run 1:
==> flow/design.v (excerpt) <==
module ALU_TOP #(parameter Width = 16)
( 
input        [Width-1 :0]                                 A,
input        [Width-1 :0]                                 B,
input        [3:0]                                        ALU_FUN,
input                                                     CLK,
input                                                     RST,
output       [Width-1 :0]                                 Arith_OUT,
output                                                    Arith_Flag,
output                                                    Carry_OUT,
output       [Width-1 :0]                                 Logic_Out,
output                                                    Logic_Flag,
output       [Width-1 :0]                                 CMP_OUT,
output                                                    CMP_Flag,
output                                                    Shift_Flag,
output       [Width-1 :0]                                 Shift_OUT
);
clock: 26.6 ns
lec_check: 0
cap_margin: 20
core_margin: 2
core_utilization: 68
cts_cluster_diameter: 44
cts_cluster_size: 87
hold_slack_margin: -0.1
slew_margin: 20
run.sh (not shown) runs the stock make flow with config.mk's settings and CLKGATE_MAP_FILE=.
Flow for run 1 halted at global routing, error code GRT-0116.
Edits applied to the flow inputs when going from run 1 to run 2:
- HOLD_SLACK_MARGIN no longer set, was -0.1
- CTS_CLUSTER_SIZE no longer set, was 87
- CORE_UTILIZATION now 58, was 68
- SETUP_SLACK_MARGIN now 5.0, previously not set
- TNS_END_PERCENT now 40, previously not set
- CTS_CLUSTER_DIAMETER now 28, was 44
- the clock period (ns, I/O delays scaled along) now 17.4, was 26.6
## What came out
Sort run 1 and run 2 by row count desc -> top: run 2. Standard cell core area, run 1 and run 2: larger value in run 2. Layout checks on run 2: not met. Flow itself completed; violations: negative setup slack. Diff run 2..run 1 | per-instance average area after synthesis | unchanged. Maximum clock insertion buffer count came out exactly the same in run 1 and run 2. Note that the die size recorded for run 1 amounts to 0.856 times the value seen in run 2. The worst slack at placement of run 2 is lower than that of run 1. | global placement routability congestion | lower: run 2 |. Re post-cts hold buffer count: no difference whatsoever between run 1 and run 2.
diff inputs: run 2 => run 3
- MAX_ROUTING_LAYER now met4, previously not set
- TNS_END_PERCENT no longer set, was 40
- CORE_UTILIZATION now 66, was 58
- CTS_CLUSTER_DIAMETER now 234, was 28
- SETUP_SLACK_MARGIN no longer set, was 5.0
- the clock period (ns, I/O delays scaled along) now 32.0, was 17.4
### Flow results
Run 3 completed end to end with timing, DRC and antenna clean. Run 3 vs. run 2: final hold slack went up by 2.92 ns. The higher actual transition at the worst max-transition pin of run 2 and run 3 is in run 2. Compared with run 2, in run 3 sum of internal, switching and leakage power lost 53%, global-route track usage on met1 picked up an extra 2.7 points, data arrival time of the worst path picked up an extra 2.69 ns, count of placed standard cells including taps lost 357. From run 3 to run 2, number of buffers inserted by port buffering did not move at all.
Setup changes, run 3 to run 4
- putting ABC_AREA at 1 where nothing was set
- putting CTS_CLUSTER_SIZE at 100 where nothing was set
- swapping 234 for 230 in CTS_CLUSTER_DIAMETER
- putting TNS_END_PERCENT at 15 where nothing was set
- swapping 66 for 36 in CORE_UTILIZATION
==> results <==
- Compared to run 3, the routing of run 4 uses less wire.
- Run 4 vs run 3: worst setup slack up
- Run 4 vs run 3, number of ordinary inverters in the final layout went up by 120%.
- Of run 4 and run 3, it is run 4 that has the lower average vias per placed instance.
- Fraction of met1 tracks used by global routing, run 3 and run 4: higher on run 3
- Cell count: run 4 higher than run 3
- Run 4 vs. run 3: combinational power share went down by 3.6 points.
What run 5 does differently from run 4 at the input level:
- a deleted CTS_CLUSTER_SIZE that had been 100
- a change of CORE_UTILIZATION from 36 to 40
- a change of SLEW_MARGIN from 20 to 10
- a deleted TNS_END_PERCENT that had been 15
- an added CORE_ASPECT_RATIO of 1.82
- a deleted ABC_AREA that had been 1
- a deleted MAX_ROUTING_LAYER that had been met4
- a deleted CTS_CLUSTER_DIAMETER that had been 230
## What came out
- Wire length on met3 (run 5 vs. run 4) increases by more than 10%
- Run 4 → run 5: combinational fraction of design power higher; worst path setup slack after routing went down 1.47 ns; minimum period implied by the final worst setup slack went up 1.47 ns.
- The sequential share of power reported for run 5 is smaller than that of run 4 by 2.2 points.
- Note that the cell area recorded for run 4 amounts to 0.896 times the value seen in run 5.
- Between run 5 and run 4, it is run 5 whose total power is higher, by 170 uW.
For run 6, these inputs were changed with respect to run 5:
- a deleted CORE_ASPECT_RATIO that had been 1.82
- an added GPL_ROUTABILITY_DRIVEN of 0
- a change of SLEW_MARGIN from 10 to 20
- a change of CORE_UTILIZATION from 40 to 59
--- outcome ---
- Comparing run 5 and run 6, the lower combinational-cell power consumption is on run 6.
- Run 5 vs run 6, uppermost layer routed: met5 vs met4
- Count of plain and timing-repair buffers in the layout ends up lower on run 6.
- Synthesis-to-finish area growth for run 6 is lower than for run 5.
- Of run 5 and run 6, the lower total power belongs to run 6.
- For the minimum clock period, run 6 came in 0.19 ns lower than run 5 did.


v9:
Starting RTL as in the previous note.
make LEC_CHECK=0 ABC_AREA=1 CAP_MARGIN=20 CORE_ASPECT_RATIO=0.5 CORE_MARGIN=2 CORE_UTILIZATION=31 CTS_CLUSTER_DIAMETER=232 CTS_CLUSTER_SIZE=98 PLACE_DENSITY=0.72 SLEW_MARGIN=20 TNS_END_PERCENT=20 finish   # period 32.0 ns
v9 finished end to end and its layout was clean on timing, DRC and antenna.
Modified inputs, v4 compared to v9
Settings: swapping 232 for 171 in CTS_CLUSTER_DIAMETER; clearing CORE_ASPECT_RATIO, which used to be 0.5; clearing TNS_END_PERCENT, which used to be 20; putting MAX_ROUTING_LAYER at met4 where nothing was set; clearing PLACE_DENSITY, which used to be 0.72; swapping 31 for 58 in CORE_UTILIZATION.
==> comparison <==
For the count of fill cells added during filler insertion, v4 came in about 50% lower than v9 did. The number of tap cells added at floorplan number comes out higher for v9 vs v4. In v4, the non-clock buffer count came out 16 below the value in v9.
## Diff of input files: v48 against v4
Settings: CTS_CLUSTER_SIZE no longer set, was 98; MAX_ROUTING_LAYER no longer set, was met4; CORE_UTILIZATION now 38, was 58; CORE_ASPECT_RATIO now 1.82, previously not set; CTS_CLUSTER_DIAMETER no longer set, was 171; SLEW_MARGIN now 10, was 20.
==> comparison <==
Number of cells on the critical path (v48 vs. v4) decreases by a few percent
Diff v4 -> v48 | number of nets in the finished design | up slightly
Worst slack at placement, v4 and v48, lower one = v4.
Taking v4 as the reference, in v48 sequential share of layout area closely matched the old numbers; total length of routed wires grew by 18%; worst setup slack decreased 0.27 ns; global-route usage shrank by 9.6 points.
Changes observed in v48 relative to v4: maximum frequency decreased by 0.90% relative to the old numbers; number of instances in the placed design increased by about 6.4% relative to the old numbers.
### v48 -> v33
Settings: TNS_END_PERCENT: unset -> 20; CORE_ASPECT_RATIO: 1.82 -> unset; CTS_CLUSTER_SIZE: unset -> 98; CORE_UTILIZATION: 38 -> 41; PLACE_DENSITY: unset -> 0.72; CTS_CLUSTER_DIAMETER: unset -> 232; SLEW_MARGIN: 10 -> 20.
Results
Both conditions hold for v33: the flow ran to the end and the final layout passed the timing, DRC and antenna checks.
Comparing v48 against v33, there is no change at all in sequential cell count.
v33 ended with less die outline area than v48.
Across both runs, quantity of gates resized following cts was higher for v33 than for v48.
Diff v33..v48 | placed cell count | negligible
Number of well taps essentially unchanged between v48 and v33.
Est. power | v33 vs v48 | v33 lower
v33 vs v48 — detailed-routed wire length on met2 dropped by more than a quarter
The inputs of v6 differ from those of v33 as listed below.
Settings: CORE_ASPECT_RATIO now 0.5, previously not set; PLACE_DENSITY now 0.8, was 0.72; CORE_MARGIN now 7, was 2; CORE_UTILIZATION now 43, was 41.
Findings:
v6 does worse than v33 on die size. Summary of v6 over v33: number of gates on the worst path with buffers counted rose 3; non-clock buffer count shrank by 6; area of the core has decreased; setup slack after layout -0.075 ns. On maximum frequency, v6 and v33 are neck and neck.


## JK
ALU_TOP again, from the RTL that the note above started with.
## ALU_TOP
module ALU_TOP #(parameter Width = 16)
( 
input        [Width-1 :0]                                 A,
input        [Width-1 :0]                                 B,
input        [3:0]                                        ALU_FUN,
input                                                     CLK,
input                                                     RST,
output       [Width-1 :0]                                 Arith_OUT,
output                                                    Arith_Flag,
output                                                    Carry_OUT,
output       [Width-1 :0]                                 Logic_Out,
output                                                    Logic_Flag,
output       [Width-1 :0]                                 CMP_OUT,
output                                                    CMP_Flag,
output                                                    Shift_Flag,
output       [Width-1 :0]                                 Shift_OUT
);
clock: 21.4 ns
lec_check: 0
abc_area: 1
cap_margin: 20
core_margin: 2
core_utilization: 72
cts_cluster_size: 15
place_density_lb_addon: 0.28
setup_slack_margin: -0.91
slew_margin: 20
Tool error DPL-0033 stopped JK during detailed placement (3_5_place_dp); no final results.
> inputs changed (JK -> MS)
-- flow/config.mk --
<<< JK, line 10
export CORE_MARGIN = 2
export CORE_UTILIZATION = 72
export CTS_CLUSTER_SIZE = 15
export PLACE_DENSITY_LB_ADDON = 0.28
export SETUP_SLACK_MARGIN = -0.91
export SLEW_MARGIN = 20
>>> MS, line 10
export CORE_MARGIN = 2
export CORE_UTILIZATION = 65
export CTS_CLUSTER_DIAMETER = 52
export MAX_ROUTING_LAYER = met4
export SLEW_MARGIN = 20
export TNS_END_PERCENT = 5
==> flow/constraint.sdc <==
create_clock -name core_clock -period 17.1 [get_ports {CLK}]
set_input_delay 3.4200 -clock core_clock [delete_from_list [all_inputs] [get_ports {CLK}]]
set_output_delay 3.4200 -clock core_clock [all_outputs]
set_load 0.01 [all_outputs]
Notes after the runs:
- MS did not make it past global routing (5_1_grt), where a tool error ended it.
- Relative to JK, vertical die dimension has increased by 5.1% in MS.
- Between MS and JK, the number of I/O port buffers figures differ only marginally.
- Going from JK to MS, the initial core utilization was found to have gone down by 7.5 points.
- MS: total die area is 2400 µm² higher than what JK reported.
- JK -> MS: total number of placement rows increased by a few percent
- From JK to MS, area after synthesis did not move at all.
- Higher core box area among JK and MS: MS
- From MS to JK, average footprint of a synthesized cell did not move at all.
- Delta (MS minus JK): die extent in x went up, number of flops mapped to enable cells by yosys stayed essentially flat.
Modified inputs, AL compared to MS
==> flow/config.mk <==
export PLATFORM = sky130hd
export DESIGN_NAME = ALU_TOP
export DESIGN_NICKNAME = ALU_TOP
export VERILOG_FILES = /design/flow/design.v
export SDC_FILE = /design/flow/constraint.sdc
export NUM_CORES = 4
export LEC_CHECK = 0
export CAP_MARGIN = 20
export CORE_MARGIN = 2
export CORE_UTILIZATION = 40
export SLEW_MARGIN = 20
==> flow/constraint.sdc <==
create_clock -name core_clock -period 31.4 [get_ports {CLK}]
set_input_delay 6.2800 -clock core_clock [delete_from_list [all_inputs] [get_ports {CLK}]]
set_output_delay 6.2800 -clock core_clock [all_outputs]
set_load 0.01 [all_outputs]
==> comparison <==
- AL: full flow OK, the timing, DRC and antenna checks passed
- [compare] base=MS new=AL: post-place setup slack higher; row count rose by 25%; number of placed cells counting well taps fell 435.
Relative to AL, the following input files were edited for TR:
-- flow/config.mk --
<<< AL, line 7
export LEC_CHECK = 0
export CAP_MARGIN = 20
export CORE_MARGIN = 2
export CORE_UTILIZATION = 40
export SLEW_MARGIN = 20
>>> TR, line 7
export LEC_CHECK = 0
export ABC_AREA = 1
export CAP_MARGIN = 20
export CORE_MARGIN = 2
export CORE_UTILIZATION = 63
export SLEW_MARGIN = 20
export TNS_END_PERCENT = 5
==> flow/constraint.sdc <==
create_clock -name core_clock -period 17.1 [get_ports {CLK}]
set_input_delay 3.4200 -clock core_clock [delete_from_list [all_inputs] [get_ports {CLK}]]
set_output_delay 3.4200 -clock core_clock [all_outputs]
set_load 0.01 [all_outputs]
--- outcome ---
- In the summary table, TR is marked failed, with error GRT-0232 raised in global routing (5_1_grt).
- TR against AL; routability congestion estimate from global placement is up by more than 10%.
- Compared with AL, area of the synthesized netlist per yosys stat in TR increased by a few percent.
- Core area, TR and AL, higher one = AL.
- Relative to AL, the mux contribution to synthesized area of TR is lower by 4.6 points.
- Per the comparison of TR with AL, tally of unique sky130hd cells used after synthesis lower; total of cells resized after clock tree synthesis rose 139.
No activity file was given, so power comes from the tool's default toggle rates.
